## config.mk

```make
export PLATFORM = sky130hd
export DESIGN_NAME = TPU
export DESIGN_NICKNAME = TPU
export VERILOG_FILES = /design/flow/design.v
export SDC_FILE = /design/flow/constraint.sdc
export NUM_CORES = 4
export LEC_CHECK = 0
export CAP_MARGIN = 20
export CORE_ASPECT_RATIO = 0.76
export CORE_MARGIN = 2
export CORE_UTILIZATION = 71
export CTS_CLUSTER_SIZE = 46
export GPL_ROUTABILITY_DRIVEN = 1
export MAX_ROUTING_LAYER = met4
export MIN_ROUTING_LAYER = met1
export PLACE_DENSITY = 0.8
export SETUP_SLACK_MARGIN = 1.45
export SLEW_MARGIN = 5
export TNS_END_PERCENT = 5
```

## constraint.sdc

```tcl
create_clock -name core_clock -period 6.2 [get_ports {clk}]
set_input_delay 1.2400 -clock core_clock [delete_from_list [all_inputs] [get_ports {clk}]]
set_output_delay 1.2400 -clock core_clock [all_outputs]
set_load 0.01 [all_outputs]
```

## design.v

```verilog
module PE(
    rst_n,
    in_valid,
    clk,
    up_in,
    left_in,
    right_out,
    down_out,
    result_out
);
input clk;
input rst_n;
input [7:0] up_in, left_in;
input in_valid;
output reg [7:0] right_out, down_out;
output reg [31:0] result_out;
always @(posedge clk or negedge rst_n) begin
    if(!rst_n) begin
        result_out <= 0;
        right_out <= 0;
        down_out <= 0;
    end
    else if(in_valid) begin
        result_out <= 0;
        right_out <= 0;
        down_out <= 0;
    end
    else begin
        result_out <= result_out + up_in * left_in;
        right_out <= left_in;
        down_out <= up_in;
    end
end
endmodule
module buffer (
    input clk,
    input rst_n,
    input in_valid,
    input [31:0] data_in,
    output reg [31:0] data_out
);
reg [7:0] r1_temp1;
reg [7:0] r2_temp1, r2_temp2;
reg [7:0] r3_temp1, r3_temp2, r3_temp3;
always @(posedge clk or negedge rst_n) begin
    if (!rst_n) begin
        data_out <= 32'b0;
        r1_temp1 <= 8'b0;
        r2_temp1 <= 8'b0;
        r2_temp2 <= 8'b0;
        r3_temp1 <= 8'b0;
        r3_temp2 <= 8'b0;
        r3_temp3 <= 8'b0;
    end 
    else if(in_valid) begin
        data_out <= 32'b0;
        r1_temp1 <= 8'b0;
        r2_temp1 <= 8'b0;
        r2_temp2 <= 8'b0;
        r3_temp1 <= 8'b0;
        r3_temp2 <= 8'b0;
        r3_temp3 <= 8'b0;
    end
    else begin
        r1_temp1 <= data_in[23:16];
        r2_temp1 <= r2_temp2;
        r2_temp2 <= data_in[15:8];
        r3_temp1 <= r3_temp2;
        r3_temp2 <= r3_temp3;
        r3_temp3 <= data_in[7:0];
        data_out <= {data_in[31:24], r1_temp1, r2_temp1, r3_temp1};
    end
end 
endmodule
module systolic_array(
    rst_n,
    in_valid,
    clk,
    in_a,
    in_b,
    out_c_r1,
    out_c_r2,
    out_c_r3,
    out_c_r4
);
input rst_n;
input in_valid;
input clk;
input [31:0] in_a;
input [31:0] in_b;
output [127:0] out_c_r1; 
output [127:0] out_c_r2;
output [127:0] out_c_r3;
output [127:0] out_c_r4;
wire [7:0] vertical_wire[4:0][3:0]; 
wire [7:0] horizontal_wire[3:0][4:0];  
wire [31:0] c_wire[3:0][3:0]; 
assign vertical_wire[0][0] = in_b[31:24];  
assign vertical_wire[0][1] = in_b[23:16];  
assign vertical_wire[0][2] = in_b[15:8];  
assign vertical_wire[0][3] = in_b[7:0];   
assign horizontal_wire[0][0] = in_a[31:24];  
assign horizontal_wire[1][0] = in_a[23:16];  
assign horizontal_wire[2][0] = in_a[15:8];   
assign horizontal_wire[3][0] = in_a[7:0];    
genvar i,j;
generate
    for(i=0;i<4;i=i+1) begin:ROW
        for(j=0;j<4;j=j+1) begin:COL
            PE pe(
                .rst_n(rst_n),
                .in_valid(in_valid),
                .clk(clk),
                .up_in(vertical_wire[i][j]),
                .left_in(horizontal_wire[i][j]),
                .right_out(horizontal_wire[i][j+1]),
                .down_out(vertical_wire[i+1][j]),
                .result_out(c_wire[i][j])
            );
        end
    end
endgenerate
assign out_c_r1 = {c_wire[0][0], c_wire[0][1], c_wire[0][2], c_wire[0][3]};
assign out_c_r2 = {c_wire[1][0], c_wire[1][1], c_wire[1][2], c_wire[1][3]};
assign out_c_r3 = {c_wire[2][0], c_wire[2][1], c_wire[2][2], c_wire[2][3]};
assign out_c_r4 = {c_wire[3][0], c_wire[3][1], c_wire[3][2], c_wire[3][3]};
endmodule
module TPU(
    clk,
    rst_n,
    in_valid,
    K,
    M,
    N,
    busy,
    A_wr_en,
    A_index,
    A_data_in,
    A_data_out,
    B_wr_en,
    B_index,
    B_data_in,
    B_data_out,
    C_wr_en,
    C_index,
    C_data_in,
    C_data_out
);
input clk;
input rst_n;
input            in_valid;
input [7:0]      K;
input [7:0]      M;
input [7:0]      N;
output reg       busy;
output reg          A_wr_en;
output reg [15:0]   A_index;
output     [31:0]   A_data_in;
input  [31:0]       A_data_out;
output reg          B_wr_en;
output reg [15:0]   B_index;
output     [31:0]   B_data_in;
input  [31:0]       B_data_out;
output reg          C_wr_en;
output reg [15:0]   C_index;
output reg [127:0]  C_data_in;
input  [127:0]      C_data_out;
assign A_data_in = 32'd0;
assign B_data_in = 32'd0;
reg [31:0] A_buffer_in, B_buffer_in;
reg [31:0] A_buffer_out, B_buffer_out;
wire [127:0] c_out[3:0];
buffer weight_buffer_A (
    .clk(clk),
    .rst_n(rst_n),
    .in_valid(in_valid),
    .data_in(A_buffer_in),
    .data_out(A_buffer_out)
);
buffer input_buffer_B (
    .clk(clk),
    .rst_n(rst_n),
    .in_valid(in_valid),
    .data_in(B_buffer_in),
    .data_out(B_buffer_out)
);
reg sa_valid;
systolic_array SA (
    .rst_n(rst_n),
    .in_valid(sa_valid),
    .clk(clk),
    .in_a(A_buffer_out),
    .in_b(B_buffer_out),
    .out_c_r1(c_out[0]),
    .out_c_r2(c_out[1]),
    .out_c_r3(c_out[2]),
    .out_c_r4(c_out[3])
);
reg [7:0] M_reg, N_reg, K_reg;
reg [7:0] tile_m, tile_n, tile_k;
reg [7:0] max_tile_m, max_tile_n, max_tile_k;
wire [127:0] c_row0 = c_out[0];
wire [127:0] c_row1 = c_out[1];
wire [127:0] c_row2 = c_out[2];
wire [127:0] c_row3 = c_out[3];
integer i, j;
localparam IDLE = 3'd0;
localparam LOAD = 3'd1;
localparam CALC = 3'd2;
localparam WRITEBACK = 3'd3;
localparam DONE = 3'd4;
reg [3:0] state, next_state;
reg [7:0] load_cnt, calc_cnt, wb_cnt;
reg [15:0] A_addr, B_addr, C_addr;
always @(*) begin
    if(tile_k == max_tile_k - 1) begin
        if(tile_k * 4 + load_cnt > K_reg) begin
            A_addr = (((tile_m * K_reg) + K_reg)) ;
            B_addr = (((tile_n * K_reg) + K_reg));
        end
        else begin
            A_addr = (((tile_m * K_reg) + (tile_k * 4))) + load_cnt;
            B_addr = (((tile_n * K_reg) + (tile_k * 4))) + load_cnt;
        end
    end
    else begin
        A_addr = (((tile_m * K_reg) + (tile_k * 4))) + load_cnt;
        B_addr = (((tile_n * K_reg) + (tile_k * 4))) + load_cnt;
    end
    C_addr = ((tile_n * M_reg) + (tile_m * 4)) + wb_cnt;
end
reg [15:0] next_tile_m, next_tile_n;
always @(*) begin
    if(tile_n < max_tile_n - 1) begin
        next_tile_n = tile_n + 1;
        next_tile_m = tile_m;
    end
    else begin
        next_tile_n = 0;
        if(tile_m < max_tile_m - 1) begin
            next_tile_m = tile_m + 1;
        end
        else begin
            next_tile_m = 0;
        end
    end
end
always @(posedge clk or negedge rst_n) begin
    if(!rst_n) begin
        M_reg <= 0;
        N_reg <= 0;
        K_reg <= 0;
        max_tile_m <= 0;
        max_tile_n <= 0; 
        max_tile_k <= 0;
        tile_k <= 0;
    end
    else if(in_valid) begin
        M_reg <= M;
        N_reg <= N;
        K_reg <= K;
        max_tile_m <= (M + 3) >> 2;  
        max_tile_n <= (N + 3) >> 2; 
        max_tile_k <= (K + 3) >> 2; 
        tile_k <= 0;
    end
end
always @(*) begin
    case(state)
        IDLE: begin
            if(in_valid)
                next_state = LOAD;
            else
                next_state = IDLE;
        end
        LOAD: begin
            if(load_cnt > K_reg || tile_k * 4 + load_cnt > K_reg) 
                next_state = CALC;
            else
                next_state = LOAD;
        end
        CALC: begin
            if(calc_cnt == 7)
                next_state = WRITEBACK;    
            else
                next_state = CALC;
        end
        WRITEBACK: begin
            if(wb_cnt > 3 || tile_m * 4 + wb_cnt >= M_reg) begin
                if(tile_n < max_tile_n - 1 || tile_m < max_tile_m - 1)
                    next_state = LOAD;
                else
                    next_state = DONE;
            end
            else
                next_state = WRITEBACK;
        end
        DONE: begin
            next_state = IDLE;
        end
        default: next_state = IDLE;
    endcase
end
always @(posedge clk or negedge rst_n) begin
    if(!rst_n) begin
        busy <= 0;
        A_wr_en <= 0;
        B_wr_en <= 0;
        C_wr_en <= 0;
        A_index <= 0;
        B_index <= 0;
        C_index <= 0;
        load_cnt <= 0;
        calc_cnt <= 0;
        wb_cnt <= 0;
        sa_valid <= 0;
        tile_m <= 0;
        tile_n <= 0;
        state <= IDLE;
    end
    else begin
        state <= next_state;
        case(state)
            IDLE: begin
                if(in_valid) begin
                    busy <= 1;
                    load_cnt <= 0;
                    calc_cnt <= 0;
                    wb_cnt <= 0;
                    sa_valid <= 1;
                end
                else begin
                    busy <= 0;
                end
                A_buffer_in <= 0;
                B_buffer_in <= 0;
                C_wr_en <= 0;
            end
            LOAD: begin
                A_index <= A_addr;
                B_index <= B_addr;
                sa_valid <= 0;
                if(tile_k * 4 + load_cnt > K_reg) begin
                    A_buffer_in <= 0; 
                    B_buffer_in <= 0;
                end
                else if(load_cnt == 0) begin
                    A_buffer_in <= 0; 
                    B_buffer_in <= 0;
                end
                else begin
                    A_buffer_in <= A_data_out;
                    B_buffer_in <= B_data_out;
                end
                if(load_cnt > K_reg) begin
                    load_cnt <= 0;
                end
                else begin
                    load_cnt <= load_cnt + 1;
                end
            end
            CALC: begin
                A_buffer_in <= 0;
                B_buffer_in <= 0;
                if(calc_cnt == 7) begin
                    calc_cnt <= 0;
                end
                else begin
                    calc_cnt <= calc_cnt + 1;
                end
            end
            WRITEBACK: begin
                if(wb_cnt <= 3 && tile_m * 4 + wb_cnt < M_reg) begin
                    C_wr_en <= 1;
                    C_index <= C_addr;
                    C_data_in <= c_out[wb_cnt];
                    wb_cnt <= wb_cnt + 1;
                end
                else begin
                    C_wr_en <= 0;
                    sa_valid <= 1;
                    tile_m <= next_tile_m;
                    tile_n <= next_tile_n;
                    wb_cnt <= 0;
                end
            end
            DONE: begin
                busy <= 0;
                C_wr_en <= 0;
            end
        endcase
        if(in_valid) begin
            tile_m <= 0;
            tile_n <= 0;
        end
    end
end
endmodule
```

## run.sh

```bash
#!/bin/bash
# the make line also repeats each setting of config.mk as NAME=value (left out here)
make -C /OpenROAD-flow-scripts/flow DESIGN_CONFIG=/design/flow/config.mk WORK_HOME=/design/flow/orfs CLKGATE_MAP_FILE= finish
```

==> flow_metrics.tcl, run 1 <==
# collected from the flow reports
set metrics [dict create \
    status "failed layout checks" \
    so_faults "slew limit" \
    pwr-share-comb 0.373 \
    comb_power_uw 11100 \
    peakVddDrop_uv 321 \
    worstSetupStartpoint "tile_n[4]" \
    switching_share 0.384 \
    pg_seq_uw 10900 \
    power_density_mw_per_mm2 270 \
    reg2reg_depth 20 \
    hp-class "in2async" \
    initCoreUtil 0.715 \
    grt_util_all_layers 0.365 \
    busiest_layer "met2" \
    cts_made_buffers 120 \
    dp.cells 12088 \
    cts-root-buf "clkbuf_16" \
    cpMostUsedCell "fa_1" \
    grt_setup_unrepaired "true" \
    fin_crit_sh 0.839 \
    power-top-group "combinational logic" \
    finClkSkew_ns 0.0281 \
    synthAdderAreaFrac 0.307 \
    h-tree-depth 3 \
    simple_gate_share 0.161 \
    hpwl_um 187000 \
    first_pass_iters 13 \
    relSlewSlack -0.0119 \
    reg2reg_from "tile_n[4]" \
    critPathTopFamily "adder cells" \
    period_minus_slack_ns 5.20 \
    critPathLaunchType "flop" \
    worst-path-stages 20 \
    drt-total-wl_um 254000 \
    mux_area_frac 0.0175 \
    met2_usage 0.541 \
    slowest_stage "fa_1" \
    grt_use_met1 0.509 \
    gp_congestion 0.972 \
    io_buffers 268 \
    grt_first_pass_wirelength_um 395000 \
    grt_max_degree 191 \
    crit_path_max_fanout 4 \
    yosys-stat-area_mm2 0.0990 \
    area_growth_pct 11.4 \
    clock_path_buffers 3 \
    flop_cell "dfrtp_1" \
    p_int_uw 18400 \
    row_count 119 \
    top_logic_kind "adder cells" \
    worstPathArrival_ns 5.85 \
    nNetsFinal 12621 \
    die-area_mm2 0.142 \
    clock.fmax_ghz 0.192 \
    drtAntennaViolNets 0 \
    yosysTopAreaCell "dfrtp_1" \
    via_per_inst 5.84 \
    ys_cells 10235 \
    worst_path_largest_cell_delay_ns 0.54 \
    ys.flops 1189 \
    top_area_frac 0.252 \
    wl_per_cell_um 20.3 \
    rr_endpoint "C_index[15]" \
    clk_pin_slew_ns 0.07 \
    die_w_um 432 \
    die_h_um 330 \
    cp.required_ns 6.85 \
    utilization 0.796 \
    synth_seq_share 0.310 \
    async_reset_ff_frac 0.839 \
    setup_violations 0 \
    clk_latency_ns 0.78 \
    power_leakage_uw 0.0566 \
    yosysWarnings 4 \
    yosysUniqueCellTypes 81 \
    power_frac_seq 0.365 \
    netlist_area_mm2 0.0990 \
    top_cell "inv_1" \
    avgSynthCellArea_um2 9.67 \
    drt_iter0_markers 7271 \
    worstPathCellList "buf_4 -> and2_4 -> fa_1 -> inv_1 -> fa_1 -> inv_1 -> fa_1 -> fa_1 -> inv_1 -> fa_1 -> inv_2 -> ha_4 -> o21a_1 -> o31a_1 -> o211a_1 -> o21a_1 -> o21a_1 -> o41ai_2 -> xnor2_1 -> o21ai_1" \
    worstSetupPathType "reg2reg" \
    crit_path_end_kind "flop" \
    cap_violations 0 \
    finalSetupTns_ns 0 \
    edf_count 192 \
    hold_viol 0 \
    top_cells_by_count "inv_1 (2026), dfrtp_1 (996), fa_1 (986), ha_1 (851), nand2_1 (813)" \
    critPathBufInv 5 \
    ios 463 \
    cts_tree "done" \
    final_cells 12498 \
    ys_sh_xor 0.0330 \
    switching_power_uw 11400 \
    synth_cells 10235 \
    cts.sinks 1189 \
    antenna_found_initial 8 \
    use_met3 0.0808 \
    warnings 186 \
    route.detailed.drc 0 \
    grt_pass1_vias 73686 \
    rrSetupSlack_ns 1.0 \
    top_cells_by_area "dfrtp_1 (25%), fa_1 (20%), ha_1 (11%), inv_1 (7.7%), edfxtp_1 (5.8%)" \
    dr_total_vias 73047 \
    tightestPinTransition_ns 1.52 \
    powerClk_uw 7790 \
    cts_hold_buf 0 \
    clkPwrFrac 0.261 \
    grt_overflow_total 0 \
    crit_end "C_index[15]" \
    aoi_share 0.0786 \
    maxSlewViolCount 1 \
    core_mm2 0.138 \
]
## metal layers
metal / part of all wire / vias up
li1: - / 32930
met2: 0.45 / 3185
met5: 0 / -
met4: 0.033 / 0
met3: 0.10 / 525
met1: 0.42 / 36407
## stage by stage
stage | hold WS, ns | power [µW] | worst slack (ns) | instance area [µm²]
floorplan | 0.397 | 18000 | 1.12 | 99300
global placement | 0.408 | 20800 | 0.675 | 103000
detailed placement | 0.419 | 21300 | 0.653 | 103000
CTS | 0.308 | 29400 | 1.02 | 109000
global route | 0.328 | 31800 | 0.793 | 110000
finish | 0.347 | 29800 | 0.998 | 110000
## timing repair
| action | in CTS | in global routing |
|---|---|---|
| pin swaps | 33 | 67 |
| gates cloned | 0 | 4 |
| buffers inserted | 70 | 94 |
| resized | 162 | 244 |
| endpoints found under the setup margin | 265 | 317 |
## cell type report
| class | count | area [µm²] |
|---|---|---|
| Multi-Input combinational cell | 6725 | 60500 |
| Sequential cell | 1189 | 30900 |
| Fill cell | 8724 | 28200 |
| Inverter | 2026 | 7620 |
| Timing Repair Buffer | 503 | 4750 |
| Clock buffer | 173 | 3520 |
| Tap cell | 1815 | 2270 |
| Clock inverter | 55 | 671 |
| Antenna cell | 12 | 30.0 |
==> inputs of run 2 (changes only) <==
Settings changed: CORE_ASPECT_RATIO 0.76 to default, CORE_UTILIZATION 71 to 68, CTS_CLUSTER_DIAMETER from default to 204, CTS_CLUSTER_SIZE 46 to default, GPL_ROUTABILITY_DRIVEN 1 to default, MAX_ROUTING_LAYER met4 to default, MIN_ROUTING_LAYER met1 to default, PLACE_DENSITY 0.8 to default, SETUP_SLACK_MARGIN 1.45 to default, SLEW_MARGIN 5 to 20, TNS_END_PERCENT 5 to default.
Clock period 6.2 ns to 5.14 ns, I/O delays scaled along.
==> run 2 against run 1 <==
Compared with the run above: the layout fails its checks (setup timing); largest power group is now sequential cells; first-iteration DRC count down 27%; largest cell class unchanged; power up 23%; synthesized cell count unchanged; sequential power up about 20%.
==> flow_metrics.tcl, run 2 <==
# collected from the flow reports
set metrics [dict create \
    status "failed layout checks" \
    so_faults "setup timing" \
    fin_crit_sh 1.00 \
    power_leakage_uw 0.0571 \
    nNetsFinal 12677 \
    power-top-group "sequential cells" \
    multiInputGateArea_mm2 0.0597 \
    yosys-stat-area_mm2 0.0990 \
    route.detailed.drc 0 \
    ys_sh_xor 0.0330 \
    top_cell "inv_1" \
    clkPwrFrac 0.286 \
    row_count 140 \
    maxSlewViolCount 0 \
    core_mm2 0.145 \
    slowest_stage "fa_1" \
    relSlewSlack 0.256 \
    yosysWarnings 4 \
    p_int_uw 23000 \
    critPathLaunchType "flop" \
    finClkSkew_ns 0.0334 \
    worst_path_largest_cell_delay_ns 0.54 \
    worstPathArrival_ns 5.81 \
    cp.required_ns 5.79 \
    cap_violations 0 \
    yosysTopAreaCell "dfrtp_1" \
    tightestPinTransition_ns 1.11 \
    power_frac_seq 0.358 \
    clk_pin_slew_ns 0.06 \
    ys.flops 1189 \
    top_cells_by_area "dfrtp_1 (25%), fa_1 (20%), ha_1 (11%), inv_1 (7.7%), edfxtp_1 (5.8%)" \
    flop_cell "dfrtp_1" \
    avgSynthCellArea_um2 9.67 \
    top_area_frac 0.252 \
    period_minus_slack_ns 5.16 \
    grt_first_pass_wirelength_um 392000 \
    worstSetupPathType "reg2reg" \
    aoi_share 0.0786 \
    reg2reg_depth 21 \
    h-tree-depth 4 \
    via_per_inst 5.63 \
    ios 463 \
    warnings 193 \
    clock_path_buffers 3 \
    post-place-ws_ns -0.182 \
    regArea_mm2 0.0309 \
    grt_overflow_total 0 \
    mux_area_frac 0.0175 \
    layout_setup_ws_ns -0.0199 \
    async_reset_ff_frac 0.839 \
    grt_max_degree 161 \
    powerClk_uw 10500 \
    io_buffers 268 \
    worstPathCellList "buf_6 -> nand2_4 -> fa_1 -> inv_2 -> fa_1 -> inv_2 -> fa_1 -> inv_2 -> fa_1 -> inv_2 -> fa_1 -> inv_2 -> ha_4 -> buf_6 -> a2111oi_4 -> buf_4 -> o31ai_4 -> nor4_2 -> nor3_2 -> xnor2_1 -> o21ai_1" \
    switching_power_uw 13700 \
    drtAntennaViolNets 0 \
    peakVddDrop_uv 486 \
    initCoreUtil 0.683 \
    critPathBufInv 8 \
    worstSetupStartpoint "M_reg[1]" \
    drt_iter0_markers 5275 \
    utilization 0.762 \
    rr_endpoint "C_index[14]" \
    top_logic_kind "adder cells" \
    clock.fmax_ghz 0.194 \
    die_h_um 386 \
    yosysUniqueCellTypes 81 \
    pg_seq_uw 13100 \
    first_pass_iters 9 \
    setup_violations 1 \
    netlist_area_mm2 0.0990 \
    gp_congestion 0.954 \
    synthAdderAreaFrac 0.307 \
    critPathTopFamily "adder cells" \
    hpwl_um 185000 \
    pwr-share-comb 0.356 \
    power_density_mw_per_mm2 332 \
    cts_tree "done" \
    hold_viol 0 \
    simple_gate_share 0.161 \
    nFillCells 10234 \
    grt_util_all_layers 0.335 \
    cts_hold_buf 0 \
    synth_seq_share 0.310 \
    grt_pass1_vias 74113 \
    cts.sinks 1189 \
    edf_count 192 \
    die-area_mm2 0.149 \
    synth_cells 10235 \
    drt-total-wl_um 243000 \
    die_w_um 386 \
    hp-class "in2async" \
    wl_per_cell_um 19.2 \
    cts-root-buf "clkbuf_16" \
    crit_path_end_kind "flop" \
    dr_total_vias 71254 \
    grt_setup_unrepaired "true" \
    comb_power_uw 13000 \
    ys_cells 10235 \
    crit_path_max_fanout 3 \
    antenna_found_initial 4 \
    reg2reg_from "M_reg[1]" \
    rrSetupSlack_ns -0.02 \
    crit_end "C_index[14]" \
    top_cells_by_count "inv_1 (2026), dfrtp_1 (996), fa_1 (986), ha_1 (851), nand2_1 (813)" \
    worst-path-stages 21 \
    switching_share 0.373 \
    cts_made_buffers 139 \
    area_growth_pct 11.6 \
    clk_latency_ns 0.80 \
]
-- run 2: stage by stage --
stage	setup TNS, ns	hold WS, ns	instances	power (µW)	instance area [µm²]
6_report	-0.0199	0.184	12657	36600	110000
5_1_grt	-0.469	0.173	12655	39300	110000
4_1_cts	-0.0625	0.147	12618	36600	110000
3_5_place_dp	-0.961	0.437	12360	25900	105000
3_3_place_gp	-0.0816	0.410	12360	25400	105000
2_1_floorplan	0	0.397	10300	21700	99300
-- run 2: routing by layer --
metal  global-route usage  share of wire
met1                0.455           0.42
met2                0.547           0.48
met5                    0              0
met3               0.0533          0.063
met4                0.123          0.036
-- run 2: what timing repair did --
item,CTS,global route
gates cloned,0,2
pin swaps,0,43
gates resized,9,212
buffers inserted,0,35
endpoints found under the setup margin,15,180
-- run 2: cell type report --
type                       instances  area share
clock inverter                    66     0.00784
clock buffer                     192      0.0363
antenna                            2   0.0000453
sequential                      1189       0.279
inverter                        2026      0.0688
timing repair buffer             543      0.0452
multi-input combinational       6722       0.541
tap                             1917      0.0217
==> inputs of run 3 (changes only) <==
Settings changed: CORE_UTILIZATION 68 to 40, CTS_CLUSTER_DIAMETER 204 to default, PLACE_DENSITY from default to 0.6, SETUP_SLACK_MARGIN from default to 1.38.
Clock period 5.14 ns to 5.82 ns, I/O delays scaled along.
==> run 3 against run 2 <==
Compared with the run above: die area grew 69%; combinational power grew about 10%; worst hold slack gained 0.041 ns; global-route usage shrank 12 points; final cell count grew 15%; cell area grew 12%; now clean on timing, DRC and antenna.
==> flow_metrics.tcl, run 3 <==
# collected from the flow reports
set metrics [dict create \
    core_mm2 0.246 \
    wl_per_cell_um 19.2 \
    hp-class "in2async" \
    h-tree-depth 4 \
    finalSetupTns_ns 0 \
    async_reset_ff_frac 0.839 \
    cts_made_buffers 146 \
    clock.fmax_ghz 0.195 \
    simple_gate_share 0.161 \
    regArea_mm2 0.0310 \
    ys_sh_xor 0.0330 \
    power_leakage_uw 0.0609 \
    pg_seq_uw 11600 \
    slowest_stage "fa_1" \
    drt-total-wl_um 278000 \
    synth_cells 10235 \
    critPathTopFamily "adder cells" \
    cts.sinks 1189 \
    top_cells_by_area "dfrtp_1 (25%), fa_1 (20%), ha_1 (11%), inv_1 (7.7%), edfxtp_1 (5.8%)" \
    flop_cell "dfrtp_1" \
    grt_setup_unrepaired "true" \
    hold_viol 0 \
    edf_count 192 \
    initCoreUtil 0.403 \
    die_h_um 502 \
    dr_total_vias 74127 \
    worstPathCellList "buf_6 -> and2_4 -> fa_1 -> inv_2 -> fa_1 -> inv_2 -> fa_1 -> fa_1 -> inv_2 -> fa_1 -> inv_2 -> ha_4 -> or3_1 -> o211a_1 -> o21a_1 -> o21a_1 -> o41ai_2 -> xnor2_1 -> o21ai_1" \
    worstPathArrival_ns 5.84 \
    powerClk_uw 9640 \
    power-top-group "combinational logic" \
    area_growth_pct 25.3 \
    worst-path-stages 19 \
    drt_iter0_markers 4972 \
    relSlewSlack 0.204 \
    reg2reg_depth 19 \
    aoi_share 0.0786 \
    cts-root-buf "clkbuf_16" \
    io_buffers 268 \
    crit_path_max_fanout 4 \
    netlist_area_mm2 0.0990 \
    cap_violations 0 \
    warnings 192 \
    rr_endpoint "C_index[15]" \
    route.detailed.drc 0 \
    peakVddDrop_uv 321 \
    nNetsFinal 13200 \
    row_count 182 \
    cts_tree "done" \
    period_minus_slack_ns 5.14 \
    grt_overflow_total 0 \
    clk_pin_slew_ns 0.06 \
    die-area_mm2 0.252 \
    worstSetupStartpoint "tile_n[3]" \
    maxSlewViolCount 0 \
    yosysTopAreaCell "dfrtp_1" \
    grt_max_degree 187 \
    mux_area_frac 0.0175 \
    nFillCells 21952 \
    crit_end "C_index[15]" \
    grt_util_all_layers 0.218 \
    tightestPinTransition_ns 1.19 \
    worstSetupPathType "reg2reg" \
    clock_path_buffers 3 \
    power_density_mw_per_mm2 289 \
    yosysUniqueCellTypes 81 \
    total_power_uw 35800 \
    gp_congestion 0.901 \
    top_logic_kind "adder cells" \
    grt_pass1_vias 77374 \
    avgSynthCellArea_um2 9.67 \
    die_w_um 502 \
    finClkSkew_ns 0.0413 \
    p_int_uw 22200 \
    critPathBufInv 5 \
    top_cell "inv_1" \
    synth_seq_share 0.310 \
    rrSetupSlack_ns 0.68 \
    synthAdderAreaFrac 0.307 \
    multiInputGateArea_mm2 0.0662 \
    switching_power_uw 13700 \
    ys.flops 1189 \
    status "timing/DRC/antenna clean" \
    first_pass_iters 11 \
    power_frac_seq 0.323 \
    ys_cells 10235 \
    comb_power_uw 14600 \
    ios 463 \
    critPathLaunchType "flop" \
    setup_violations 0 \
    switching_share 0.381 \
    antenna_found_initial 7 \
    fin_crit_sh 0.883 \
    drtAntennaViolNets 0 \
    clk_latency_ns 0.84 \
    grt_first_pass_wirelength_um 432000 \
    reg2reg_from "tile_n[3]" \
    worst_path_largest_cell_delay_ns 0.54 \
    pwr-share-comb 0.408 \
    clkPwrFrac 0.269 \
    via_per_inst 5.11 \
    top_cells_by_count "inv_1 (2026), dfrtp_1 (996), fa_1 (986), ha_1 (851), nand2_1 (813)" \
    cpMostUsedCell "fa_1" \
    yosys-stat-area_mm2 0.0990 \
    top_area_frac 0.252 \
    yosysWarnings 4 \
    hpwl_um 196000 \
    crit_path_end_kind "flop" \
    cp.required_ns 6.53 \
]
run 3: area by class of cell:
type / instances / share of cell area
well taps: 3220 / 0.0325
repair buffers: 1056 / 0.0811
multi-input cells: 6725 / 0.533
clock inverters: 84 / 0.00884
diodes: 6 / 0.000121
flip-flops and latches: 1189 / 0.250
inverters: 2026 / 0.0615
clock buffers: 188 / 0.0321
run 3: what timing repair did:
item,in CTS,in global routing
endpoints found under the setup margin,361,349
gates resized,1318,756
hold buffers,0,0
cloned,7,0
buffers inserted,478,202
pin swaps,557,605
run 3: per-stage QoR:
step	hold WS (ns)	instance area (µm²)	setup WS, ns	std cells	utilization
final	0.225	124000	0.683	14494	0.504
after global routing	0.224	124000	0.510	14490	0.504
after CTS	0.179	119000	0.590	14286	0.485
after detailed placement	0.448	105000	0.230	13529	0.429
after global placement	0.442	105000	0.327	13529	0.429
after floorplan	0.397	99300	0.742	10300	-
run 3: metal layers:
layer,global-route usage,part of all wire,vias to the layer above
li1,-,-,34113
met1,0.292,0.43,37587
met2,0.359,0.48,1917
met3,0.0307,0.049,510
met4,0.0771,0.038,0
met5,0,0,-
==> inputs of run 4 (changes only) <==
Settings changed: CORE_UTILIZATION 40 to 17, SETUP_SLACK_MARGIN 1.38 to default.
Clock period 5.82 ns to 7.89 ns, I/O delays scaled along.
==> run 4 against run 3 <==
Compared with the run above: core utilization down 30 points; worst hold slack better by 0.19 ns; fmax is 13% lower; combinational power fell by 43%; sequential share of layout area rose by 1.5 points; synthesized area unchanged; critical path depth decreased by 2; routed wire length grew 0.94%; register-to-register slack gained 1.3 ns; clock skew rose by 0.073 ns.
==> flow_metrics.tcl, run 4 <==
# collected from the flow reports
set metrics [dict create \
    status "timing/DRC/antenna clean" \
    cpMostUsedCell "fa_1" \
    worstSetupStartpoint "K_reg[2]" \
    maxSlewViolCount 0 \
    hold_depth 1 \
    p_int_uw 15200 \
    clock_path_buffers 4 \
    post_cts_resized 0 \
    nNetsFinal 12464 \
    busiest_layer "met2" \
    met2_usage 0.158 \
    cap_violations 0 \
    finClkSkew_ns 0.115 \
    top_cell "inv_1" \
    clk_latency_ns 0.89 \
    critPathTopFamily "adder cells" \
    relSlewSlack 0.223 \
    edf_count 192 \
    h-tree-depth 4 \
    final_cells 18293 \
    cts_tree "done" \
    synthAdderAreaFrac 0.307 \
    netlist_area_mm2 0.0990 \
    crit_path_end_kind "flop" \
    gp_congestion 0.852 \
    die_h_um 767 \
    critPathBufInv 3 \
    clock.fmax_ghz 0.170 \
    post_cts_buffers 0 \
    power_density_mw_per_mm2 212 \
    cts-root-buf "clkbuf_16" \
    finalSetupTns_ns 0 \
    initCoreUtil 0.170 \
    hold_viol 0 \
    grt_use_met1 0.123 \
    dr_total_vias 69598 \
    whs_endpoint "weight_buffer_A.data_out[10]" \
    top_logic_kind "adder cells" \
    io_buffers 268 \
    worstPathCellList "inv_1 -> nor2_1 -> fa_1 -> fa_1 -> inv_1 -> fa_1 -> fa_1 -> inv_1 -> ha_1 -> nand3_1 -> a21oi_1 -> nor2_1 -> a211o_1 -> mux2i_1 -> a31oi_1 -> xnor2_1 -> mux2_2" \
    yosysWarnings 4 \
    power_leakage_uw 0.0562 \
    drt-total-wl_um 280000 \
    area_growth_pct 17.1 \
    clk_pin_slew_ns 0.06 \
    core_mm2 0.581 \
    comb_power_uw 8320 \
    utilization 0.200 \
    min_from "weight_buffer_A.r2_temp1[2]" \
    crit_end "A_index[13]" \
    cts_made_buffers 158 \
    mux_area_frac 0.0175 \
    setup_violations 0 \
    clkPwrFrac 0.308 \
    grt_max_degree 189 \
    synth_seq_share 0.310 \
    ys_cells 10235 \
    hpwl_um 218000 \
    pwr-share-comb 0.339 \
    cts_hold_buf 0 \
    switching_share 0.379 \
    slowest_stage "dfrtp_1" \
    peakVddDrop_uv 177 \
    yosysUniqueCellTypes 81 \
    synth_cells 10235 \
    reg2reg_depth 17 \
    reg2reg_from "K_reg[2]" \
    antenna_found_initial 39 \
    top_cells_by_count "inv_1 (2026), dfrtp_1 (996), fa_1 (986), ha_1 (851), nand2_1 (813)" \
    wl_per_cell_um 15.3 \
    power_frac_seq 0.352 \
    power-top-group "sequential cells" \
    grt_first_pass_wirelength_um 435000 \
    grt_pass1_vias 72470 \
    dp.cells 18003 \
    crit_path_max_fanout 14 \
    drt_iter0_markers 4930 \
    simple_gate_share 0.161 \
    post-place-ws_ns 2.06 \
    yosysTopAreaCell "dfrtp_1" \
    critPathLaunchType "flop" \
    rrSetupSlack_ns 2.01 \
    flop_cell "dfrtp_1" \
    ys_sh_xor 0.0330 \
    grt_util_all_layers 0.0940 \
    die-area_mm2 0.588 \
    worst_path_largest_cell_delay_ns 0.87 \
    die_w_um 767 \
    tightestPinTransition_ns 1.17 \
    warnings 195 \
    ys.flops 1189 \
    switching_power_uw 9290 \
    via_per_inst 3.80 \
    layout_setup_ws_ns 2.01 \
    aoi_share 0.0786 \
    grt_setup_unrepaired "false" \
    yosys-stat-area_mm2 0.0990 \
    route.detailed.drc 0 \
    nFillCells 63938 \
    ios 463 \
    top_area_frac 0.252 \
    grt_overflow_total 0 \
    first_pass_iters 10 \
    top_cells_by_area "dfrtp_1 (25%), fa_1 (20%), ha_1 (11%), inv_1 (7.7%), edfxtp_1 (5.8%)" \
    drtAntennaViolNets 0 \
    worstSetupPathType "reg2reg" \
    async_reset_ff_frac 0.839 \
    avgSynthCellArea_um2 9.67 \
    row_count 280 \
    use_met3 0.0176 \
    fin_crit_sh 0.745 \
    worst-path-stages 17 \
    worstPathArrival_ns 6.60 \
    pg_seq_uw 8630 \
    hp-class "reg2reg" \
    cp.required_ns 8.61 \
    period_minus_slack_ns 5.88 \
    powerClk_uw 7560 \
    cts.sinks 1189 \
    rr_endpoint "A_index[13]" \
]
-- run 4: through the flow --
| stage | hold WS, ns | total power [µW] | instance area, µm² |
|---|---|---|---|
| 2_1_floorplan | 0.397 | 14100 | 99300 |
| 3_5_place_dp | 0.419 | 17100 | 111000 |
| 6_report | 0.414 | 24500 | 116000 |
| 5_1_grt | 0.448 | 26500 | 116000 |
| 4_1_cts | 0.409 | 24900 | 116000 |
| 3_3_place_gp | 0.411 | 17000 | 111000 |
-- run 4: routing by layer --
metal | vias to the layer above | share of wire
met2 | 1597 | 0.48
met1 | 35050 | 0.43
met4 | 8 | 0.028
met3 | 332 | 0.061
met5 | - | 0.00022
li1 | 32611 | -
-- run 4: area by class of cell --
class	count	area [µm²]	area share
Antenna cell	10	25.0	0.000216
Clock buffer	216	4510	0.0389
Clock inverter	64	827	0.00713
Inverter	2026	7600	0.0656
Multi-Input combinational cell	6721	59400	0.512
Sequential cell	1189	30700	0.265
Tap cell	7755	9700	0.0837
Timing Repair Buffer	312	3140	0.0270
==> inputs of run 5 (changes only) <==
Settings changed: CORE_ASPECT_RATIO from default to 0.76, CORE_UTILIZATION 17 to 47, GPL_ROUTABILITY_DRIVEN from default to 1, MAX_ROUTING_LAYER from default to met5, MIN_ROUTING_LAYER from default to met1, PLACE_DENSITY 0.6 to 0.8, SETUP_SLACK_MARGIN from default to 1.45, SLEW_MARGIN 20 to 5, TNS_END_PERCENT from default to 25.
Clock period 7.89 ns to 5.36 ns, I/O delays scaled along.
==> run 5 against run 4 <==
Compared with the run above: synthesized cell count unchanged; clock power increased by 29%; highest routed layer unchanged; fmax rose by 15%; critical path depth rose by 1; sequential share of layout area increased by 0.20 points; count of clock-buffer cells in the layout fell by 32; still clean on timing, DRC and antenna.
==> flow_metrics.tcl, run 5 <==
# collected from the flow reports
set metrics [dict create \
    synthAdderAreaFrac 0.307 \
    cts-root-buf "clkbuf_16" \
    aoi_share 0.0786 \
    worst_path_largest_cell_delay_ns 0.53 \
    period_minus_slack_ns 5.10 \
    ys.flops 1189 \
    worstPathArrival_ns 5.72 \
    grt_pass1_vias 76851 \
    slowest_stage "fa_1" \
    top_cells_by_count "inv_1 (2026), dfrtp_1 (996), fa_1 (986), ha_1 (851), nand2_1 (813)" \
    warnings 186 \
    area_growth_pct 17.3 \
    route.detailed.drc 0 \
    simple_gate_share 0.161 \
    fin_crit_sh 0.952 \
    gp_congestion 0.956 \
    comb_power_uw 14700 \
    core_mm2 0.209 \
    yosys-stat-area_mm2 0.0990 \
    ys_sh_xor 0.0330 \
    finalSetupTns_ns 0 \
    mux_area_frac 0.0175 \
    top_cells_by_area "dfrtp_1 (25%), fa_1 (20%), ha_1 (11%), inv_1 (7.7%), edfxtp_1 (5.8%)" \
    cts.sinks 1189 \
    synth_cells 10235 \
    powerClk_uw 9780 \
    worstSetupPathType "reg2reg" \
    cts_tree "done" \
    top_logic_kind "adder cells" \
    clock.fmax_ghz 0.196 \
    relSlewSlack 0.314 \
    yosysUniqueCellTypes 81 \
    via_per_inst 5.41 \
    critPathLaunchType "flop" \
    setup_violations 0 \
    h-tree-depth 4 \
    worstSetupStartpoint "SA.ROW[0].COL[1].pe.down_out[4]" \
    grt_max_degree 172 \
    rr_endpoint "SA.ROW[1].COL[1].pe.result_out[16]" \
    yosysWarnings 4 \
    switching_share 0.390 \
    power-top-group "combinational logic" \
    die_w_um 530 \
    async_reset_ff_frac 0.839 \
    finClkSkew_ns 0.0441 \
    tightestPinTransition_ns 1.03 \
    dr_total_vias 74527 \
    grt_util_all_layers 0.245 \
    worst-path-stages 18 \
    pwr-share-comb 0.396 \
    clkPwrFrac 0.264 \
    switching_power_uw 14400 \
    row_count 146 \
    top_cell "inv_1" \
    reg2reg_depth 18 \
    crit_path_max_fanout 9 \
    clk_pin_slew_ns 0.07 \
    first_pass_iters 9 \
    ios 463 \
    synth_seq_share 0.310 \
    nNetsFinal 12913 \
    grt_setup_unrepaired "true" \
    avgSynthCellArea_um2 9.67 \
    die_h_um 404 \
    critPathTopFamily "adder cells" \
    io_buffers 268 \
    top_area_frac 0.252 \
    power_frac_seq 0.339 \
    die-area_mm2 0.214 \
    crit_path_end_kind "flop" \
    dp.cells 13164 \
    reg2reg_from "SA.ROW[0].COL[1].pe.down_out[4]" \
    cp.required_ns 5.98 \
    grt_overflow_total 0 \
    hold_viol 0 \
    maxSlewViolCount 0 \
    cap_violations 0 \
    total_power_uw 37000 \
    p_int_uw 22600 \
    cts_made_buffers 138 \
    hpwl_um 193000 \
    crit_end "SA.ROW[1].COL[1].pe.result_out[16]" \
    peakVddDrop_uv 395 \
    rrSetupSlack_ns 0.26 \
    yosysTopAreaCell "dfrtp_1" \
    netlist_area_mm2 0.0990 \
    drt-total-wl_um 266000 \
    power_density_mw_per_mm2 319 \
    wl_per_cell_um 19.3 \
    initCoreUtil 0.474 \
    power_leakage_uw 0.0584 \
    status "timing/DRC/antenna clean" \
    clk_latency_ns 0.80 \
    final_cells 13785 \
    critPathBufInv 4 \
    drtAntennaViolNets 0 \
    grt_first_pass_wirelength_um 417000 \
    ys_cells 10235 \
    drt_iter0_markers 7348 \
    cts_hold_buf 0 \
    pg_seq_uw 12600 \
    clock_path_buffers 3 \
    edf_count 192 \
    antenna_found_initial 14 \
    hp-class "in2async" \
    flop_cell "dfrtp_1" \
    worstPathCellList "nand2_1 -> fa_1 -> inv_1 -> fa_1 -> ha_1 -> inv_1 -> fa_1 -> inv_1 -> ha_1 -> a21o_1 -> a21o_1 -> a2111oi_2 -> o21ai_0 -> a311oi_1 -> buf_4 -> o21ai_0 -> xnor2_1 -> nor2_1" \
]
## run 5: per-layer routing
layer	up-vias	GRT usage	part of all wire
met3	550	0.0535	0.089
met1	37368	0.341	0.42
met5	-	0	0.00042
met2	3068	0.381	0.46
met4	16	0.0766	0.033
li1	33525	-	-
## run 5: area by class of cell
cell class                 instances  area (µm²)
fill                           16758       92700
multi-input combinational       6722       62300
sequential                      1189       31000
inverter                        2026        7610
timing repair buffer             780        7020
clock buffer                     184        3910
tap                             2812        3520
clock inverter                    71         724
antenna                            1        2.50
## run 5: repair_timing
action | 4_1_cts | 5_1_grt
setup buffers | 218 | 144
setup endpoints to repair | 554 | 577
resized | 502 | 449
pin swaps | 182 | 175
cloned | 1 | 2
## run 5: metrics by stage
stage          utilization  worst slack, ns  instance area, µm²  hold slack [ns]
2_1_floorplan            -            0.282               99300            0.397
3_3_place_gp         0.504            0.139              105000            0.410
3_5_place_dp         0.504          0.00543              105000            0.413
4_1_cts              0.543            0.205              113000            0.268
5_1_grt              0.556           0.0707              116000            0.299
6_report             0.556            0.258              116000            0.290
==> inputs of run 6 (changes only) <==
Settings changed: CORE_UTILIZATION 47 to 65, CTS_CLUSTER_SIZE from default to 69, MAX_ROUTING_LAYER met5 to met4, PLACE_DENSITY 0.8 to default, PLACE_DENSITY_LB_ADDON from default to 0.01, TNS_END_PERCENT 25 to 5.
Clock period 5.36 ns to 5.2 ns, I/O delays scaled along.
==> run 6 against run 5 <==
Compared with the run above: combinational power barely moved; fmax rose by 0.44%; routed wire length fell by 2.8%; still clean on timing, DRC and antenna; critical endpoint is now C_index[15]; sequential power barely moved; largest power group unchanged; non-clock buffer count fell by 44.
==> flow_metrics.tcl, run 6 <==
# collected from the flow reports
set metrics [dict create \
    initCoreUtil 0.657 \
    regArea_mm2 0.0310 \
    route.detailed.drc 0 \
    p_int_uw 23100 \
    drtAntennaViolNets 0 \
    peakVddDrop_uv 461 \
    edf_count 192 \
    top_cells_by_area "dfrtp_1 (25%), fa_1 (20%), ha_1 (11%), inv_1 (7.7%), edfxtp_1 (5.8%)" \
    ys_cells 10235 \
    netlist_area_mm2 0.0990 \
    cts_hold_buf 0 \
    clock.fmax_ghz 0.197 \
    maxSlewViolCount 0 \
    top_cells_by_count "inv_1 (2026), dfrtp_1 (996), fa_1 (986), ha_1 (851), nand2_1 (813)" \
    worstSetupStartpoint "M_reg[0]" \
    pwr-share-comb 0.389 \
    clk_pin_slew_ns 0.07 \
    power_leakage_uw 0.0580 \
    setup_violations 0 \
    via_per_inst 5.62 \
    power_density_mw_per_mm2 327 \
    met2_usage 0.498 \
    antenna_found_initial 6 \
    yosysWarnings 4 \
    relSlewSlack 0.116 \
    simple_gate_share 0.161 \
    yosysUniqueCellTypes 81 \
    worstPathCellList "buf_4 -> nand2_2 -> fa_1 -> inv_1 -> fa_1 -> inv_2 -> fa_1 -> inv_1 -> fa_1 -> inv_1 -> fa_1 -> inv_2 -> ha_4 -> o21a_1 -> o31a_1 -> o211a_1 -> o21a_1 -> o21a_1 -> o41ai_2 -> xnor2_1 -> o21ai_1" \
    busiest_layer "met2" \
    ios 463 \
    worst-path-stages 21 \
    critPathBufInv 6 \
    die-area_mm2 0.155 \
    mux_area_frac 0.0175 \
    power-top-group "combinational logic" \
    yosysTopAreaCell "dfrtp_1" \
    post_dp_cell_area_mm2 0.105 \
    grt_pass1_vias 74052 \
    nFillCells 10518 \
    h-tree-depth 4 \
    fin_crit_sh 0.977 \
    ys_sh_xor 0.0330 \
    reg2reg_depth 21 \
    powerClk_uw 9910 \
    synth_seq_share 0.310 \
    gp_congestion 0.975 \
    status "timing/DRC/antenna clean" \
    grt_util_all_layers 0.340 \
    grt_max_degree 202 \
    rrSetupSlack_ns 0.12 \
    warnings 192 \
    core_mm2 0.151 \
    flop_cell "dfrtp_1" \
    grt_use_met1 0.482 \
    finClkSkew_ns 0.0318 \
    top_area_frac 0.252 \
    hold_viol 0 \
    switching_share 0.382 \
    cp.required_ns 5.86 \
    clkPwrFrac 0.265 \
    comb_power_uw 14500 \
    wl_per_cell_um 20.0 \
    row_count 124 \
    rr_endpoint "C_index[15]" \
    slowest_stage "fa_1" \
    die_w_um 452 \
    io_buffers 268 \
    critPathTopFamily "adder cells" \
    cts_tree "done" \
    power_frac_seq 0.346 \
    die_h_um 344 \
    clk_latency_ns 0.81 \
    avgSynthCellArea_um2 9.67 \
    grt_overflow_total 0 \
    final_area_mm2 0.114 \
    crit_path_max_fanout 4 \
    grt_setup_unrepaired "true" \
    cts.sinks 1189 \
    worstPathArrival_ns 5.74 \
    clock_path_buffers 3 \
    first_pass_iters 10 \
    aoi_share 0.0786 \
    synthAdderAreaFrac 0.307 \
    async_reset_ff_frac 0.839 \
    hp-class "in2async" \
    cts-root-buf "clkbuf_16" \
    ys.flops 1189 \
    finalHoldWorstSlack_ns 0.164 \
    worstSetupPathType "reg2reg" \
    drt-total-wl_um 258000 \
    period_minus_slack_ns 5.08 \
    synth_cells 10235 \
    cts_made_buffers 131 \
    drt_iter0_markers 6605 \
    use_met3 0.0706 \
    crit_end "C_index[15]" \
    yosys-stat-area_mm2 0.0990 \
    nNetsFinal 12862 \
    utilization 0.759 \
    dr_total_vias 72732 \
    grt_first_pass_wirelength_um 403000 \
    multiInputGateArea_mm2 0.0619 \
    tightestPinTransition_ns 1.33 \
    pg_seq_uw 12900 \
    cap_violations 0 \
    crit_path_end_kind "flop" \
    switching_power_uw 14300 \
    top_logic_kind "adder cells" \
    critPathLaunchType "flop" \
    top_cell "inv_1" \
    total_power_uw 37400 \
    reg2reg_from "M_reg[0]" \
    cpMostUsedCell "fa_1" \
    worst_path_largest_cell_delay_ns 0.51 \
    hpwl_um 192000 \
    area_growth_pct 15.6 \
]
[run 6: routing by layer]
metal	up-vias	wire [µm]
met4	0	7580
li1	33440	-
met1	36307	113000
met3	418	21300
met5	-	0
met2	2567	116000
[run 6: repair_timing]
action / in CTS / in global routing
endpoints found under the hold margin: 0 / 0
setup buffers: 106 / 136
gates resized: 286 / 539
gates cloned: 1 / 4
pin swaps: 109 / 192
endpoints found under the setup margin: 500 / 585
[run 6: layout make-up]
| class | count | share of cell area |
|---|---|---|
| Multi-Input combinational cell | 6722 | 0.541 |
| Clock inverter | 60 | 0.00766 |
| Inverter | 2026 | 0.0665 |
| Antenna cell | 7 | 0.000153 |
| Sequential cell | 1189 | 0.271 |
| Clock buffer | 180 | 0.0318 |
| Timing Repair Buffer | 736 | 0.0603 |
| Tap cell | 2016 | 0.0220 |
[run 6: metrics by stage]
| step | instances | setup TNS, ns | worst slack, ns |
|---|---|---|---|
| 6_report | 12936 | 0 | 0.120 |
| 5_1_grt | 12931 | -0.0920 | -0.0437 |
| 4_1_cts | 12789 | 0 | 0.113 |
| 3_5_place_dp | 12442 | 0 | 0.00960 |
| 3_3_place_gp | 12442 | 0 | 0.0602 |
| 2_1_floorplan | 10300 | 0 | 0.122 |
==> inputs of run 7 (changes only) <==
Settings changed: ABC_AREA from default to 1, CORE_ASPECT_RATIO 0.76 to default, CORE_UTILIZATION 65 to 58, CTS_CLUSTER_SIZE 69 to default, GPL_ROUTABILITY_DRIVEN 1 to default, MAX_ROUTING_LAYER met4 to default, MIN_ROUTING_LAYER met1 to default, PLACE_DENSITY from default to 0.6, PLACE_DENSITY_LB_ADDON 0.01 to default, SETUP_SLACK_MARGIN 1.45 to default, SLEW_MARGIN 5 to 20, TNS_END_PERCENT 5 to default.
Clock period 5.2 ns to 4.43 ns, I/O delays scaled along.
==> run 7 against run 6 <==
Compared with the run above: the layout now fails its checks (setup timing); fmax increased by 13%; final cell count increased by 28%; via count increased by 19%; largest cell class unchanged; largest power group unchanged.
==> flow_metrics.tcl, run 7 <==
# collected from the flow reports
set metrics [dict create \
    status "failed layout checks" \
    so_faults "setup timing" \
    p_int_uw 28100 \
    yosysUniqueCellTypes 59 \
    comb_power_uw 20200 \
    clkPwrFrac 0.257 \
    cts.sinks 1189 \
    core_mm2 0.181 \
    cts-root-buf "clkbuf_16" \
    utilization 0.674 \
    slowest_stage "fa_1" \
    row_count 156 \
    gp_congestion 0.957 \
    antenna_found_initial 7 \
    initCoreUtil 0.585 \
    worstPathArrival_ns 5.17 \
    grt_util_all_layers 0.320 \
    area_growth_pct 15.2 \
    top_area_frac 0.236 \
    hold_depth 2 \
    ys_sh_xor 0.0128 \
    grt_pass1_vias 87005 \
    rrSetupSlack_ns -0.06 \
    cpMostUsedCell "fa_1" \
    aoi_share 0.0769 \
    critPathLaunchType "flop" \
    synth_seq_share 0.290 \
    worst_path_largest_cell_delay_ns 0.53 \
    grt_first_pass_wirelength_um 470000 \
    hp-class "reg2reg" \
    power_leakage_uw 0.0672 \
    clock.fmax_ghz 0.223 \
    crit_path_end_kind "flop" \
    yosysTopAreaCell "dfrtp_1" \
    nNetsFinal 16081 \
    route.detailed.drc 0 \
    top_cell "inv_1" \
    top_logic_kind "adder cells" \
    cp.required_ns 5.11 \
    peakVddDrop_uv 516 \
    power_frac_seq 0.318 \
    whs_endpoint "weight_buffer_A.data_out[6]" \
    worstPathCellList "buf_4 -> nand2_1 -> fa_1 -> fa_1 -> inv_2 -> fa_1 -> fa_1 -> inv_2 -> fa_1 -> inv_2 -> ha_4 -> nand2_4 -> nor2_4 -> nand2_1 -> o211ai_1 -> xor2_1 -> o21ai_1" \
    die_w_um 431 \
    grt_overflow_total 0 \
    via_per_inst 5.24 \
    grt_setup_unrepaired "true" \
    mux_area_frac 0 \
    avgSynthCellArea_um2 7.84 \
    layout_setup_ws_ns -0.0583 \
    h-tree-depth 4 \
    clk_latency_ns 0.81 \
    edf_count 192 \
    hpwl_um 232000 \
    switching_share 0.410 \
    rr_endpoint "C_index[13]" \
    switching_power_uw 19500 \
    drt-total-wl_um 297000 \
    die_h_um 431 \
    async_reset_ff_frac 0.839 \
    yosysWarnings 4 \
    worstSetupStartpoint "tile_n[2]" \
    simple_gate_share 0.180 \
    reg2reg_depth 17 \
    first_pass_iters 6 \
    ys_cells 13495 \
    finalHoldWorstSlack_ns 0.454 \
    drtAntennaViolNets 0 \
    die-area_mm2 0.186 \
    cts_made_buffers 143 \
    crit_end "C_index[13]" \
    netlist_area_mm2 0.106 \
    nFillCells 15224 \
    powerClk_uw 12200 \
    pg_seq_uw 15100 \
    finClkSkew_ns 0.0335 \
    crit_path_max_fanout 7 \
    top_cells_by_count "inv_1 (3608), nand2_1 (2639), nor2_1 (1231), dfrtp_1 (996), fa_1 (986)" \
    clk_pin_slew_ns 0.06 \
    min_from "weight_buffer_A.r3_temp1[6]" \
    relSlewSlack 0.258 \
    wl_per_cell_um 18.0 \
    critPathBufInv 4 \
    critPathTopFamily "adder cells" \
    synth_cells 13495 \
    worst-path-stages 17 \
    ios 463 \
    top_cells_by_area "dfrtp_1 (24%), fa_1 (19%), inv_1 (13%), ha_1 (10%), nand2_1 (9.4%)" \
    fin_crit_sh 1.01 \
    period_minus_slack_ns 4.49 \
    drt_iter0_markers 6388 \
    tightestPinTransition_ns 1.11 \
    reg2reg_from "tile_n[2]" \
    yosys-stat-area_mm2 0.106 \
    grt_max_degree 176 \
    power_density_mw_per_mm2 390 \
    ys.flops 1189 \
    worstSetupPathType "reg2reg" \
    synthAdderAreaFrac 0.287 \
    maxSlewViolCount 0 \
    clock_path_buffers 3 \
    io_buffers 268 \
    warnings 187 \
    flop_cell "dfrtp_1" \
    cts_tree "done" \
    pwr-share-comb 0.424 \
    setup_violations 4 \
    hold_viol 0 \
    dr_total_vias 86554 \
    cap_violations 0 \
    power-top-group "combinational logic" \
]
## run 7: cell type report
cell class                 instances  area (µm²)  area share
antenna                            8        20.0    0.000164
clock buffer                     184        3960      0.0325
clock inverter                    78         898     0.00737
inverter                        3634       13700       0.112
multi-input combinational       8170       61500       0.505
sequential                      1189       30900       0.254
tap                             2370        2970      0.0243
timing repair buffer             887        7910      0.0649
## run 7: layer usage
layer  GRT usage  vias to the layer above  part of all wire
li1            -                    41292                 -
met1       0.433                    42229              0.43
met2       0.527                     2486              0.48
met3      0.0373                      543             0.051
met4       0.128                        4             0.045
met5           0                        -          0.000071
## run 7: timing repair
item	CTS	global route
buffers inserted	3	95
resized	51	695
setup endpoints to repair	66	339
hold buffers	1	0
endpoints found under the hold margin	17	0
pin swaps	1	143
gates cloned	0	4
## run 7: stage by stage
step / total power, µW / area (µm²) / setup slack, ns / std cells / TNS (ns)
2_1_floorplan: 27100 / 106000 / -0.210 / 13560 / -26.82
3_3_place_gp: 33500 / 114000 / -0.105 / 16147 / -0.981
3_5_place_dp: 34100 / 114000 / -0.122 / 16147 / -2.42
4_1_cts: 46500 / 119000 / 0.00149 / 16413 / 0
5_1_grt: 51000 / 122000 / -0.199 / 16518 / -2.68
6_report: 47600 / 122000 / -0.0583 / 16520 / -0.104
==> inputs of run 8 (changes only) <==
Settings changed: ABC_AREA 1 to default, CAP_MARGIN 20 to 15, CORE_ASPECT_RATIO from default to 0.87, CORE_UTILIZATION 58 to 72, CTS_CLUSTER_DIAMETER from default to 290, CTS_CLUSTER_SIZE from default to 25, GPL_ROUTABILITY_DRIVEN from default to 1, HOLD_SLACK_MARGIN from default to 0.29, MAX_ROUTING_LAYER from default to met5, MIN_ROUTING_LAYER from default to met1, PLACE_DENSITY 0.6 to default, SETUP_SLACK_MARGIN from default to 1.09, SLEW_MARGIN 20 to 5, TNS_END_PERCENT from default to 70.
Clock period 4.43 ns to 5.36 ns, I/O delays scaled along.
==> run 8 against run 7 <==
Compared with the run above: the run now finishes clean; die area fell by 24%; power shrank 33%; worst setup slack better by 0.31 ns; fmax shrank 12%; non-clock buffer count is 118 lower; clock power is 59% lower; synthesized area is 6.4% lower; critical path type unchanged.
==> flow_metrics.tcl, run 8 <==
# collected from the flow reports
set metrics [dict create \
    status "timing/DRC/antenna clean" \
    power_leakage_uw 0.0566 \
    p_int_uw 18900 \
    critPathTopFamily "adder cells" \
    crit_path_end_kind "flop" \
    worstSetupStartpoint "weight_buffer_A.data_out[10]" \
    cts_tree "done" \
    clock_path_buffers 3 \
    die_h_um 350 \
    finClkSkew_ns 0.0620 \
    slowest_stage "dfrtp_1" \
    clock.fmax_ghz 0.196 \
    netlist_area_mm2 0.0990 \
    reg2reg_depth 16 \
    ys_cells 10235 \
    tightestPinTransition_ns 1.18 \
    finalHoldWorstSlack_ns 0.435 \
    cap_violations 0 \
    finalSetupTns_ns 0 \
    area_growth_pct 12.5 \
    setup_violations 0 \
    core_mm2 0.136 \
    worst-path-stages 16 \
    whs_endpoint "C_wr_en" \
    synth_seq_share 0.310 \
    cts_made_buffers 53 \
    drt_iter0_markers 7261 \
    cts-root-buf "clkbuf_16" \
    hpwl_um 185000 \
    hold_viol 0 \
    grt_setup_unrepaired "true" \
    maxSlewViolCount 0 \
    worstPathCellList "nand2_1 -> fa_1 -> inv_1 -> fa_1 -> fa_1 -> inv_1 -> fa_1 -> inv_1 -> ha_1 -> a211o_1 -> a211oi_1 -> o311a_1 -> o21ba_2 -> nand3b_1 -> xor2_1 -> nor2_1" \
    worst_path_largest_cell_delay_ns 0.58 \
    powerClk_uw 4990 \
    clk_latency_ns 0.76 \
    final_area_mm2 0.111 \
    nNetsFinal 12818 \
    synthAdderAreaFrac 0.307 \
    die-area_mm2 0.140 \
    crit_end "SA.ROW[2].COL[0].pe.result_out[22]" \
    gp_congestion 0.931 \
    pwr-share-comb 0.452 \
    route.detailed.drc 0 \
    rr_endpoint "SA.ROW[2].COL[0].pe.result_out[22]" \
    grt_max_degree 176 \
    cpMostUsedCell "fa_1" \
    synth_cells 10235 \
    row_count 126 \
    drt-total-wl_um 256000 \
    flop_cell "dfrtp_1" \
    post-place-ws_ns 0.0170 \
    clk_pin_slew_ns 0.11 \
    ys.flops 1189 \
    worstPathArrival_ns 5.71 \
    post_dp_cell_area_mm2 0.104 \
    yosysUniqueCellTypes 81 \
    top_area_frac 0.252 \
    relSlewSlack 0.215 \
    wl_per_cell_um 20.3 \
    reg2reg_from "weight_buffer_A.data_out[10]" \
    layout_setup_ws_ns 0.251 \
    avgSynthCellArea_um2 9.67 \
    critPathLaunchType "flop" \
    worstSetupPathType "reg2reg" \
    period_minus_slack_ns 5.11 \
    switching_power_uw 13000 \
    io_buffers 268 \
    pg_seq_uw 12500 \
    min_from "state[1]" \
    grt_overflow_total 0 \
    initCoreUtil 0.728 \
    peakVddDrop_uv 471 \
    hp-class "reg2reg" \
    rrSetupSlack_ns 0.25 \
    edf_count 192 \
    h-tree-depth 2 \
    warnings 191 \
    clkPwrFrac 0.157 \
    mux_area_frac 0.0175 \
    comb_power_uw 14400 \
    grt_pass1_vias 74898 \
    ios 463 \
    critPathBufInv 3 \
    grt_first_pass_wirelength_um 398000 \
    power_density_mw_per_mm2 286 \
    drtAntennaViolNets 0 \
    cp.required_ns 5.96 \
    ys_sh_xor 0.0330 \
    die_w_um 402 \
    top_cells_by_area "dfrtp_1 (25%), fa_1 (20%), ha_1 (11%), inv_1 (7.7%), edfxtp_1 (5.8%)" \
    power-top-group "combinational logic" \
    aoi_share 0.0786 \
    switching_share 0.407 \
    simple_gate_share 0.161 \
    top_logic_kind "adder cells" \
    first_pass_iters 14 \
    yosysWarnings 4 \
    top_cell "inv_1" \
    crit_path_max_fanout 10 \
    top_cells_by_count "inv_1 (2026), dfrtp_1 (996), fa_1 (986), ha_1 (851), nand2_1 (813)" \
    cts.sinks 1189 \
    yosys-stat-area_mm2 0.0990 \
    antenna_found_initial 9 \
    via_per_inst 5.89 \
    async_reset_ff_frac 0.839 \
    power_frac_seq 0.392 \
    hold_depth 1 \
    dr_total_vias 74100 \
    fin_crit_sh 0.953 \
    grt_util_all_layers 0.356 \
    utilization 0.819 \
    yosysTopAreaCell "dfrtp_1" \
]
-- run 8: what timing repair did --
| item | CTS | global route |
|---|---|---|
| pin swaps | 140 | 192 |
| setup buffers | 187 | 172 |
| gates cloned | 1 | 3 |
| setup endpoints to repair | 382 | 396 |
| resized | 401 | 508 |
| hold buffers | 1 | 0 |
| hold endpoints to repair | 37 | 0 |
-- run 8: final cells by class --
| class | instances | area [µm²] |
|---|---|---|
| flip-flops and latches | 1189 | 31000 |
| well taps | 1792 | 2240 |
| inverters | 2026 | 7610 |
| clock buffers | 86 | 1470 |
| fillers | 8198 | 24700 |
| repair buffers | 769 | 6970 |
| clock inverters | 3 | 52.6 |
| multi-input cells | 6723 | 62000 |
| diodes | 1 | 2.50 |
-- run 8: per-layer routing --
| metal | global-route usage | wire length [µm] | vias to the layer above |
|---|---|---|---|
| met5 | 0 | 81 | - |
| met4 | 0.121 | 10100 | 12 |
| met3 | 0.0578 | 22200 | 611 |
| met2 | 0.569 | 119000 | 3173 |
| met1 | 0.501 | 104000 | 37095 |
| li1 | - | - | 33209 |
-- run 8: stage by stage --
stage | std cells | power [µW]
4_1_cts | 12413 | 30400
3_3_place_gp | 12135 | 24000
3_5_place_dp | 12135 | 24700
5_1_grt | 12588 | 34100
6_report | 12589 | 31900
2_1_floorplan | 10300 | 20800
==> inputs of run 9 (changes only) <==
Settings changed: ABC_AREA from default to 0, CAP_MARGIN 15 to 25, CELL_PAD_IN_SITES_DETAIL_PLACEMENT from default to 1, CELL_PAD_IN_SITES_GLOBAL_PLACEMENT from default to 2, CORE_ASPECT_RATIO 0.87 to 0.76, CORE_UTILIZATION 72 to 20, CTS_CLUSTER_DIAMETER 290 to default, CTS_CLUSTER_SIZE 25 to default, GPL_TIMING_DRIVEN from default to 0, HOLD_SLACK_MARGIN 0.29 to default, MIN_ROUTING_LAYER met1 to met2, PLACE_DENSITY_LB_ADDON from default to 0.14, SETUP_SLACK_MARGIN 1.09 to 1.29, SLEW_MARGIN 5 to 25, TNS_END_PERCENT 70 to 30.
==> run 9 against run 8 <==
Compared with the run above: the layout now fails its checks (setup timing); global-route usage down 11 points; combinational power up 19%; count of clock-buffer cells in the layout up 135; worst hold slack better by 0.021 ns; cell area up 15%; synthesized area unchanged; synthesized cell count unchanged; critical path type unchanged; critical endpoint is now C_index[15].
==> flow_metrics.tcl, run 9 <==
# collected from the flow reports
set metrics [dict create \
    p_int_uw 25000 \
    worstPathArrival_ns 6.17 \
    tightestPinTransition_ns 1.29 \
    grt_util_all_layers 0.246 \
    synth_cells 10235 \
    grt_setup_unrepaired "true" \
    cp.required_ns 6.16 \
    crit_end "C_index[15]" \
    clk_pin_slew_ns 0.07 \
    grt_overflow_total 0 \
    aoi_share 0.0786 \
    fin_crit_sh 1.00 \
    worst-path-stages 21 \
    nFillCells 55844 \
    initCoreUtil 0.201 \
    power_density_mw_per_mm2 334 \
    hpwl_um 323000 \
    slowest_stage "fa_1" \
    row_count 225 \
    top_logic_kind "adder cells" \
    top_cells_by_area "dfrtp_1 (25%), fa_1 (20%), ha_1 (11%), inv_1 (7.7%), edfxtp_1 (5.8%)" \
    flop_cell "dfrtp_1" \
    drtAntennaViolNets 0 \
    drt-total-wl_um 420000 \
    peakVddDrop_uv 233 \
    clkPwrFrac 0.295 \
    clk_latency_ns 0.99 \
    pg_seq_uw 13000 \
    maxSlewViolCount 0 \
    status "failed layout checks" \
    simple_gate_share 0.161 \
    mux_area_frac 0.0175 \
    yosysUniqueCellTypes 81 \
    grt_max_degree 120 \
    top_cells_by_count "inv_1 (2026), dfrtp_1 (996), fa_1 (986), ha_1 (851), nand2_1 (813)" \
    synthAdderAreaFrac 0.307 \
    area_growth_pct 29.5 \
    warnings 197 \
    reg2reg_depth 21 \
    dp.cells 17208 \
    edf_count 192 \
    ys.flops 1189 \
    so_faults "setup timing" \
    yosys-stat-area_mm2 0.0990 \
    ios 463 \
    netlist_area_mm2 0.0990 \
    grt_pass1_vias 126639 \
    whs_endpoint "input_buffer_B.r3_temp3[0]" \
    h-tree-depth 4 \
    hold_viol 0 \
    cap_violations 0 \
    avgSynthCellArea_um2 9.67 \
    ys_sh_xor 0.0330 \
    first_pass_iters 8 \
    dr_total_vias 102969 \
    final_cells 18116 \
    wl_per_cell_um 23.2 \
    clock.fmax_ghz 0.186 \
    io_buffers 268 \
    relSlewSlack 0.132 \
    via_per_inst 5.68 \
    worstPathCellList "buf_8 -> clkbuf_16 -> and2_4 -> fa_1 -> inv_2 -> fa_1 -> inv_1 -> fa_1 -> fa_1 -> inv_2 -> fa_1 -> inv_2 -> ha_4 -> o21a_1 -> o31a_1 -> o211a_1 -> o21a_1 -> o21a_1 -> o41ai_2 -> xnor2_1 -> o21ai_1" \
    rrSetupSlack_ns -0.01 \
    total_power_uw 42900 \
    yosysTopAreaCell "dfrtp_1" \
    die_h_um 617 \
    cts-root-buf "clkbuf_16" \
    power-top-group "combinational logic" \
    cts_made_buffers 171 \
    gp_congestion 0.862 \
    worstSetupPathType "reg2reg" \
    critPathBufInv 6 \
    comb_power_uw 17200 \
    cts.sinks 1189 \
    die_w_um 811 \
    ys_cells 10235 \
    route.detailed.drc 0 \
    power_leakage_uw 0.0613 \
    top_area_frac 0.252 \
    synth_seq_share 0.310 \
    layout_setup_ws_ns -0.00985 \
    min_from "B_buffer_in[0]" \
    crit_path_end_kind "flop" \
    reg2reg_from "tile_n[3]" \
    top_cell "inv_1" \
    period_minus_slack_ns 5.37 \
    hp-class "reg2reg" \
    drt_iter0_markers 8823 \
    antenna_found_initial 12 \
    async_reset_ff_frac 0.839 \
    die-area_mm2 0.501 \
    critPathTopFamily "adder cells" \
    finClkSkew_ns 0.0952 \
    core_mm2 0.494 \
    cpMostUsedCell "fa_1" \
    yosysWarnings 4 \
    nNetsFinal 13354 \
    crit_path_max_fanout 5 \
    clock_path_buffers 4 \
    switching_share 0.417 \
    worstSetupStartpoint "tile_n[3]" \
    cts_tree "done" \
    rr_endpoint "C_index[15]" \
    powerClk_uw 12700 \
    hold_depth 1 \
    pwr-share-comb 0.402 \
    critPathLaunchType "flop" \
    worst_path_largest_cell_delay_ns 0.53 \
    grt_first_pass_wirelength_um 597000 \
    power_frac_seq 0.303 \
    switching_power_uw 17900 \
    setup_violations 1 \
]
[run 9: layout make-up]
type                            count  area (µm²)  share of cell area
Sequential cell                  1189       31000               0.242
Buffer                            364        2720              0.0212
Inverter                         2026        7660              0.0597
Tap cell                         6583        8240              0.0642
Clock inverter                     87        1090             0.00849
Multi-Input combinational cell   6723       64000               0.499
Clock buffer                      221        4770              0.0372
Antenna cell                      100         250             0.00195
Timing Repair Buffer              823        8490              0.0662
[run 9: stage by stage]
stage | TNS [ns] | setup slack [ns] | utilization | hold WS [ns] | cell area, µm²
floorplan | 0 | 0.282 | - | 0.397 | 99300
global placement | - | -49.92 | 0.223 | 0.448 | 110000
detailed placement | -102.37 | -1.35 | 0.226 | 0.449 | 112000
CTS | -1.38 | -0.122 | 0.247 | 0.463 | 122000
global route | -3.77 | -0.191 | 0.259 | 0.470 | 128000
finish | -0.00985 | -0.00985 | 0.260 | 0.456 | 128000
[run 9: what timing repair did]
action / 4_1_cts / 5_1_grt
endpoints found under the setup margin: 654 / 652
endpoints found under the hold margin: 45 / 0
pin swaps: 211 / 381
cloned: 1 / 4
hold buffers: 1 / 0
buffers inserted: 187 / 295
gates resized: 745 / 982
[run 9: per-layer routing]
layer,wire [µm],vias up,global-route usage,part of all wire
met5,5020,-,0.0981,0.012
met4,14500,98,0.0292,0.035
met3,203000,1166,0.387,0.48
met2,197000,29778,0.255,0.47
met1,0,37619,-,0
li1,-,34308,-,-
Power is estimated from default activity; no workload was simulated.
